## build 21
==> flow/design.v <==
module multiplier #(parameter width_p="inv")
  ( input      [width_p-1:0] a_i
  , input      [width_p-1:0] b_i
  , output [(2*width_p)-1:0] c_o
  );
  assign c_o = a_i * b_i;
endmodule
module chip_top
  ( input          clk_i
  , input          reset_i
  , input          v_i
  , input  [31:0]  a_i
  , input  [31:0]  b_i
  , output         v_o
  , output [63:0]  c_o
  );
  reg        v_r, v_o_r;
  reg [31:0] a_r, b_r;
  reg [63:0] c_r;
  wire [63:0] c_n;
  multiplier #(.width_p(32)) MULT
    (.a_i(a_r)
    ,.b_i(b_r)
    ,.c_o(c_n)
    );
  always @(posedge clk_i) begin
    if (reset_i) begin
      v_r   <= 1'b0;
      v_o_r <= 1'b0;
    end else begin
      v_r   <= v_i;
      v_o_r <= v_r;
    end
    a_r <= a_i;
    b_r <= b_i;
    c_r <= c_n;
  end
  assign v_o = v_o_r;
  assign c_o = c_r;
endmodule
Settings: LEC_CHECK=0, CAP_MARGIN=10, CELL_PAD_IN_SITES_DETAIL_PLACEMENT=1, CORE_MARGIN=9, CORE_UTILIZATION=64, CTS_CLUSTER_DIAMETER=233, CTS_CLUSTER_SIZE=71, GPL_TIMING_DRIVEN=0, HOLD_SLACK_MARGIN=0.29, MIN_ROUTING_LAYER=met2, SLEW_MARGIN=20, TNS_END_PERCENT=65; clock period 7.5 ns.
run.sh (not shown) runs the stock make flow with config.mk's settings and CLKGATE_MAP_FILE=.
Tool error DPL-0033 stopped build 21 during 4_1_cts; no final results.
diff inputs: build 21 => build 69
Settings: CORE_UTILIZATION changed from 64 to 62; TNS_END_PERCENT removed (was 65); CAP_MARGIN changed from 10 to 20; CELL_PAD_IN_SITES_DETAIL_PLACEMENT removed (was 1); MIN_ROUTING_LAYER removed (was met2); CTS_CLUSTER_SIZE changed from 71 to 100; CORE_MARGIN changed from 9 to 2; GPL_TIMING_DRIVEN removed (was 0); CTS_CLUSTER_DIAMETER changed from 233 to 234; HOLD_SLACK_MARGIN removed (was 0.29).
- The flow ran to completion for all of build 21 and build 69 but build 21, which stopped partway.
- In the metrics for build 21 and build 69, the one carrying the lower die extent in x is build 69.
- Summary of build 69 over build 21: initial core utilization went down by 2.4 points, synthesized chip area reported by yosys was more or less identical, weighted congestion reported at the end of routability-driven placement lost 25%.
Input changes introduced in build 38 (baseline for comparison: build 69):
Settings: CAP_MARGIN changed from 20 to 0; CORE_UTILIZATION changed from 62 to 70; TNS_END_PERCENT newly set to 10.
==> results <==
- Share of synthesized cell area in and-or and or-and compound cells delta (build 38 -> build 69): insignificant
- Build 69 → build 38: worst slack on hold paths rose by 21 ps, smallest setup slack after layout dropped 53 ps, number of rows created at floorplan dropped about 7%.
- Going from build 69 to build 38, the design area was found to have gone down by 1.6%.
- Cell area after technology mapping: build 38 vs build 69 identical
- NOTE: floorplan die area in build 38 falls short of that of build 69
Inputs modified between build 38 and build 84:
Settings: CORE_UTILIZATION now 71, was 70; TNS_END_PERCENT now 95, was 10; CAP_MARGIN now 40, was 0.
--- outcome ---
| initial antenna violation count | lower: build 38 |. Wire length of the first global-routing pass in build 84 is 750 um lower than in build 38. Tightest slew margin relative to the limit deteriorates in build 84 relative to build 38. Build 84 against build 38: routed via count now sits higher, total die size now sits lower. Build 84 gives more flip-flop and latch area than build 38 did.
Here is what was changed in the inputs of build 51 compared with build 84.
Settings: CTS_CLUSTER_SIZE now 96, was 100; ABC_AREA now 1, previously not set; CORE_UTILIZATION now 47, was 71; TNS_END_PERCENT now 25, was 95; CAP_MARGIN now 0, was 40; CORE_ASPECT_RATIO now 0.5, previously not set; CTS_CLUSTER_DIAMETER now 235, was 234; SLEW_MARGIN now 10, was 20.
### Flow results
Cell count: build 51 higher than build 84
Build 51 against build 84: area after synthesis increased by about 8% relative to the old numbers, final design area excluding fillers up about 4.7%, flip-flop and latch share of the layout cell area fell 0.55 points.
Per the comparison of build 51 with build 84, count of plain and timing-repair buffers fell by 86, via count shows an increase of 13%, number of cells upsized or downsized after cts decreased by 18 relative to the old numbers, post-synthesis to final-layout area growth decreased by 3.3 points relative to the old numbers.
Comparing build 84 against build 51, there is no change at all in number of hold buffers added after cts.


// chip_top: RTL as listed in full above, without the edits since
Settings: LEC_CHECK=0, CAP_MARGIN=20, CORE_MARGIN=2, CORE_UTILIZATION=72, PLACE_DENSITY=0.67, SLEW_MARGIN=20; clock period 7.06 ns.
The starting point completed, yet does not pass: negative setup slack.
Next try:
--- a/flow/config.mk
+++ b/flow/config.mk
@@ -8,5 +8,6 @@
 export CAP_MARGIN = 20
 export CORE_MARGIN = 2
-export CORE_UTILIZATION = 72
-export PLACE_DENSITY = 0.67
+export CORE_UTILIZATION = 48
+export CTS_CLUSTER_SIZE = 15
+export SETUP_SLACK_MARGIN = -0.7
 export SLEW_MARGIN = 20
==> flow/constraint.sdc (replaced) <==
create_clock -name core_clock -period 7.5 [get_ports {clk_i}]
set_input_delay 1.5000 -clock core_clock [delete_from_list [all_inputs] [get_ports {clk_i}]]
set_output_delay 1.5000 -clock core_clock [all_outputs]
set_load 0.01 [all_outputs]
Outcome: The changed run completed, yet does not pass: negative setup slack; register-to-register slack got worse by 0.13 ns; flip-flop count stays the same; via count drops by 9.8%.
Next try:
==> flow/config.mk (replaced) <==
export PLATFORM = sky130hd
export DESIGN_NAME = chip_top
export DESIGN_NICKNAME = chip_top
export VERILOG_FILES = /design/flow/design.v
export SDC_FILE = /design/flow/constraint.sdc
export NUM_CORES = 4
export LEC_CHECK = 0
export ABC_AREA = 1
export CAP_MARGIN = 20
export CORE_ASPECT_RATIO = 1.31
export CORE_MARGIN = 2
export CORE_UTILIZATION = 32
export CTS_CLUSTER_DIAMETER = 301
export CTS_CLUSTER_SIZE = 96
export SLEW_MARGIN = 0
export TNS_END_PERCENT = 25
Outcome: The changed run went through all stages and came out clean. Cell area grows by 4.2%. Register-to-register slack improves by 0.69 ns. Worst setup slack gets better by 0.69 ns. Clock-buffer cell count fell by 4.
Next try:
==> flow/config.mk (replaced) <==
export PLATFORM = sky130hd
export DESIGN_NAME = chip_top
export DESIGN_NICKNAME = chip_top
export VERILOG_FILES = /design/flow/design.v
export SDC_FILE = /design/flow/constraint.sdc
export NUM_CORES = 4
export LEC_CHECK = 0
export CAP_MARGIN = 0
export CORE_ASPECT_RATIO = 0.5
export CORE_MARGIN = 2
export CORE_UTILIZATION = 70
export CTS_CLUSTER_DIAMETER = 234
export CTS_CLUSTER_SIZE = 100
export SLEW_MARGIN = 20
export TNS_END_PERCENT = 10
Result:
- design area shrinks by 3.7%
- setup slack degrades by 0.15 ns
- die area shrinks by 57%
- routed wire length shrinks by 14%
- synthesized area shrinks by 7.3%
- global-route usage grows by 18 points
- clock skew shrinks by 0.0034 ns
- count of clock-buffer cells in the layout is unchanged
- sequential cell count stays the same


Setup of exp/pepper:
// chip_top: RTL as listed in full above, without the edits since
make LEC_CHECK=0 CAP_MARGIN=20 CELL_PAD_IN_SITES_DETAIL_PLACEMENT=1 CORE_MARGIN=9 CORE_UTILIZATION=64 CTS_CLUSTER_DIAMETER=233 CTS_CLUSTER_SIZE=14 GPL_TIMING_DRIVEN=0 HOLD_SLACK_MARGIN=0.29 MIN_ROUTING_LAYER=met2 PLACE_DENSITY_LB_ADDON=0.07 SLEW_MARGIN=20 TNS_END_PERCENT=65 finish   # period 7.5 ns
exp/pepper: it failed during 4_1_cts, and the tool reported DPL-0033.
[inputs] exp/lagoon vs exp/pepper
==> flow/config.mk <==
export PLATFORM = sky130hd
export DESIGN_NAME = chip_top
export DESIGN_NICKNAME = chip_top
export VERILOG_FILES = /design/flow/design.v
export SDC_FILE = /design/flow/constraint.sdc
export NUM_CORES = 4
export LEC_CHECK = 0
export CAP_MARGIN = 20
export CELL_PAD_IN_SITES_GLOBAL_PLACEMENT = 3
export CORE_MARGIN = 2
export CORE_UTILIZATION = 40
export CTS_CLUSTER_SIZE = 57
export HOLD_SLACK_MARGIN = 0.14
export MIN_ROUTING_LAYER = met2
export SLEW_MARGIN = 20
--- outcome ---
Of exp/pepper and exp/lagoon, only exp/pepper never reached the final stage. What ended exp/pepper was a tool error in 4_1_cts; the run never finished. The final report for exp/lagoon shows a completed flow and a layout that fails verification, specifically setup timing. From exp/lagoon to exp/pepper, number of top-level design ports did not move at all. In the flow results for exp/pepper and exp/lagoon, the die size is larger on exp/lagoon. Re half-perimeter wire length of the detailed placement result: exp/pepper was higher than exp/lagoon. Note that the core area recorded for exp/pepper amounts to 0.62 times the value seen in exp/lagoon.
--- input diff exp/lagoon..exp/juniper ---
diff --git a/flow/config.mk b/flow/config.mk
--- a/flow/config.mk
+++ b/flow/config.mk
@@ -6,10 +6,13 @@
 export NUM_CORES = 4
 export LEC_CHECK = 0
+export ABC_AREA = 1
 export CAP_MARGIN = 20
 export CELL_PAD_IN_SITES_GLOBAL_PLACEMENT = 3
-export CORE_MARGIN = 2
+export CORE_MARGIN = 9
 export CORE_UTILIZATION = 40
+export CTS_CLUSTER_DIAMETER = 391
 export CTS_CLUSTER_SIZE = 57
 export HOLD_SLACK_MARGIN = 0.14
+export MAX_ROUTING_LAYER = met5
 export MIN_ROUTING_LAYER = met2
 export SLEW_MARGIN = 20
==> comparison <==
exp/juniper ended with every stage complete and zero timing, DRC or antenna violations.
Compared with exp/lagoon, exp/juniper shows setup slack after layout higher by 0.28 ns.
From exp/juniper to exp/lagoon, maximum number of pins on one net before global-route repair did not move at all.
exp/juniper against exp/lagoon; number of gates on the worst path with buffers counted is down by more than 10%.
Relative to exp/lagoon, exp/juniper degrades worst hold slack.
Run comparison: exp/lagoon worst setup path startpoint b_r[18]; exp/juniper worst setup path startpoint a_r[29]
The standard cells in exp/juniper occupy less silicon area than those in exp/lagoon do.
Total detailed-routing wirelength: higher on exp/juniper
NOTE: fmax in exp/juniper exceeds that of exp/lagoon
As far as DRC violations left goes, exp/juniper and exp/lagoon are indistinguishable; the numbers are identical.
Of exp/juniper and exp/lagoon, it is exp/juniper that has the higher die area.
## Diff of input files: exp/fjord against exp/juniper
==> flow/config.mk <==
export PLATFORM = sky130hd
export DESIGN_NAME = chip_top
export DESIGN_NICKNAME = chip_top
export VERILOG_FILES = /design/flow/design.v
export SDC_FILE = /design/flow/constraint.sdc
export NUM_CORES = 4
export LEC_CHECK = 0
export ABC_AREA = 1
export CAP_MARGIN = 20
export CELL_PAD_IN_SITES_GLOBAL_PLACEMENT = 3
export CORE_MARGIN = 2
export CORE_UTILIZATION = 30
export CTS_CLUSTER_DIAMETER = 253
export CTS_CLUSTER_SIZE = 96
export PLACE_DENSITY = 0.87
export SLEW_MARGIN = 0
export TNS_END_PERCENT = 25
### Flow results
- The higher average via count per standard cell came out of exp/juniper.
- exp/juniper vs exp/fjord, master of the slowest instance on the critical path: dfxtp_1 vs fa_1
- Looking at exp/juniper and exp/fjord, the sequential share of layout area is a wash.
- exp/fjord against exp/juniper: post-layout instance area up about 0.9%, final clock period utilization by the worst path flat.
- The multi-input gate area in the final layout of exp/fjord and that of exp/juniper are within noise of each other.
### exp/fjord -> exp/sierra
diff --git a/flow/config.mk b/flow/config.mk
--- a/flow/config.mk
+++ b/flow/config.mk
@@ -8,10 +8,8 @@
 export ABC_AREA = 1
 export CAP_MARGIN = 20
-export CELL_PAD_IN_SITES_GLOBAL_PLACEMENT = 3
 export CORE_MARGIN = 2
 export CORE_UTILIZATION = 30
-export CTS_CLUSTER_DIAMETER = 253
+export CTS_CLUSTER_DIAMETER = 337
 export CTS_CLUSTER_SIZE = 96
-export PLACE_DENSITY = 0.87
 export SLEW_MARGIN = 0
 export TNS_END_PERCENT = 25
--- outcome ---
- exp/sierra vs exp/fjord, cell with the largest stage delay on the worst path: dfxtp_1 vs fa_1
- Between exp/sierra and exp/fjord, the hold slack figures differ only marginally.
- Source-to-sink clock delay at the later pin of the worst-skew pair (exp/sierra over exp/fjord): decrease, 0.02 ns
- Compared with exp/fjord, exp/sierra improves final critical path time including I/O delays and setup.
- Global-route wire length before repair shrinks by a few percent when moving from exp/fjord to exp/sierra.
